==> run R: inputs <==
// archon_top
module archon_top (
    input wire clk,
    input wire reset,  
    input wire [15:0] external_entropy_in,  
    input wire [7:0] analog_entropy_raw,    
    input wire [1:0] ml_predicted_action,  
    input wire ml_risk_flag_top,           
    input wire manual_lock_top,            
    input wire analog_lock_override,
    input wire analog_flush_override,
    input wire quantum_override_signal,  
    input wire [1:0] mission_profile,          
    input wire override_authentication_valid,  
    input wire [7:0] entropy_threshold_fsm,    
    output wire [3:0] cpu_debug_pc,
    output wire [15:0] cpu_debug_instr,
    output wire cpu_debug_stall,
    output wire cpu_debug_flush,
    output wire cpu_debug_lock,
    output wire [7:0] cpu_debug_fsm_entropy_log,
    output wire [2:0] cpu_debug_fsm_instr_type_log,
    output wire cpu_debug_hazard_flag,
    output wire [1:0] cpu_debug_fsm_state,
    output wire cpu_debug_shock_detected,
    output wire [1:0] cpu_debug_classified_entropy,
    output wire system_enable_fire_pulse  
);
clock: 9.88 ns
lec_check: 0
abc_area: 1
cap_margin: 15
core_aspect_ratio: 0.96
core_margin: 2
core_utilization: 72
cts_cluster_diameter: 381
cts_cluster_size: 15
gpl_routability_driven: 0
hold_slack_margin: 0.29
max_routing_layer: met4
place_density_lb_addon: 0.06
setup_slack_margin: -0.2
slew_margin: 15
tns_end_percent: 95
run.sh (not shown) runs the stock make flow with config.mk's settings and CLKGATE_MAP_FILE=.
==> run E (differences from run R) <==
Settings changed: ABC_AREA 1 to unset, CAP_MARGIN 15 to 20, CORE_ASPECT_RATIO 0.96 to unset, CTS_CLUSTER_DIAMETER 381 to 366, CTS_CLUSTER_SIZE 15 to 13, GPL_ROUTABILITY_DRIVEN 0 to unset, HOLD_SLACK_MARGIN 0.29 to unset, MAX_ROUTING_LAYER met4 to unset, PLACE_DENSITY_LB_ADDON 0.06 to unset, SETUP_SLACK_MARGIN -0.2 to unset, SLEW_MARGIN 15 to 20, TNS_END_PERCENT 95 to unset.
==> flow/constraint.sdc (replaced) <==
create_clock -name core_clock -period 6.22 [get_ports {clk}]
set_input_delay 1.2440 -clock core_clock [delete_from_list [all_inputs] [get_ports {clk}]]
set_output_delay 1.2440 -clock core_clock [all_outputs]
set_load 0.01 [all_outputs]
==> run M (differences from run R) <==
Settings changed: ABC_AREA 1 to unset, CAP_MARGIN 15 to 20, CORE_ASPECT_RATIO 0.96 to unset, CORE_UTILIZATION 72 to 34, CTS_CLUSTER_DIAMETER 381 to unset, CTS_CLUSTER_SIZE 15 to unset, GPL_ROUTABILITY_DRIVEN 0 to unset, HOLD_SLACK_MARGIN 0.29 to unset, MAX_ROUTING_LAYER met4 to unset, PLACE_DENSITY_LB_ADDON 0.06 to unset, SETUP_SLACK_MARGIN -0.2 to unset, SLEW_MARGIN 15 to 20, TNS_END_PERCENT 95 to unset.
==> flow/constraint.sdc (replaced) <==
create_clock -name core_clock -period 20.9 [get_ports {clk}]
set_input_delay 4.1800 -clock core_clock [delete_from_list [all_inputs] [get_ports {clk}]]
set_output_delay 4.1800 -clock core_clock [all_outputs]
set_load 0.01 [all_outputs]
==> results <==
- Die size: run R is smaller than run E (5.9%).
- Critical path depth, lowest first: run M, run E, run R.
- Between run E and run R, the lower non-clock buffer count is in run R (gap 146).
- Flip-flop count is the same in run R and run E.
- Run M went through all stages and came out clean. Run R produced a layout that fails on setup timing. Run E finished but failed the layout checks on setup timing.

---

==> run a: inputs <==
Starting RTL as in the previous note.
make LEC_CHECK=0 ABC_AREA=1 CAP_MARGIN=20 CELL_PAD_IN_SITES_DETAIL_PLACEMENT=0 CORE_MARGIN=2 CORE_UTILIZATION=40 CTS_CLUSTER_DIAMETER=146 GPL_TIMING_DRIVEN=0 SLEW_MARGIN=20 finish   # period 20.0 ns
==> inputs of run b, as changes to run a <==
==> flow/config.mk (replaced) <==
export PLATFORM = sky130hd
export DESIGN_NAME = archon_top
export DESIGN_NICKNAME = archon_top
export VERILOG_FILES = /design/flow/design.v
export SDC_FILE = /design/flow/constraint.sdc
export NUM_CORES = 4
export LEC_CHECK = 0
export CAP_MARGIN = 20
export CORE_MARGIN = 2
export CORE_UTILIZATION = 40
export CTS_CLUSTER_SIZE = 10
export SETUP_SLACK_MARGIN = 1.94
export SLEW_MARGIN = 20
==> flow/constraint.sdc (replaced) <==
create_clock -name core_clock -period 7.28 [get_ports {clk}]
set_input_delay 1.4560 -clock core_clock [delete_from_list [all_inputs] [get_ports {clk}]]
set_output_delay 1.4560 -clock core_clock [all_outputs]
set_load 0.01 [all_outputs]
==> qor summary <==
Tcrit/Tclk final: run b 131%; run a 89.8%
Multi-input logic portion of the cell area: run b 53.4%; run a 49.7%
Inverters, non-clock: run b 285; run a 518
Launch instance of the worst register-to-register path: run b u_pipeline_cpu.branch_miss_rate_counter[5]; run a u_pipeline_cpu.branch_miss_rate_counter[1]
Worst path buffer plus inverter count: run b 7; run a 11
Net count, final: run b 3401; run a 3668
Multiplexer fraction of the synthesized cell area: run b 11.1%; run a 0.192%
Pin count of the biggest net entering global routing: run b 192; run a 104
Crit path largest cell delay: run b 0.54 ns; run a 0.67 ns
Filler-free cell count of the finished design: run b 3965; run a 4165
FILL cells: run b 6331; run a 6368
Non-clock buffering overhead in the final layout: run b 7.76%; run a 3.61%
Die ar.: run b 71300 um^2; run a 67100 um^2
Crit path setup slack, layout: run b -2.29 ns; run a 2.04 ns
Result of the run: run b finished with violations; run a no timing/DRC/antenna violations
Reasons for failing layout checks: run b setup timing; run a -
Placed Area: run b 30500 um^2; run a 27900 um^2
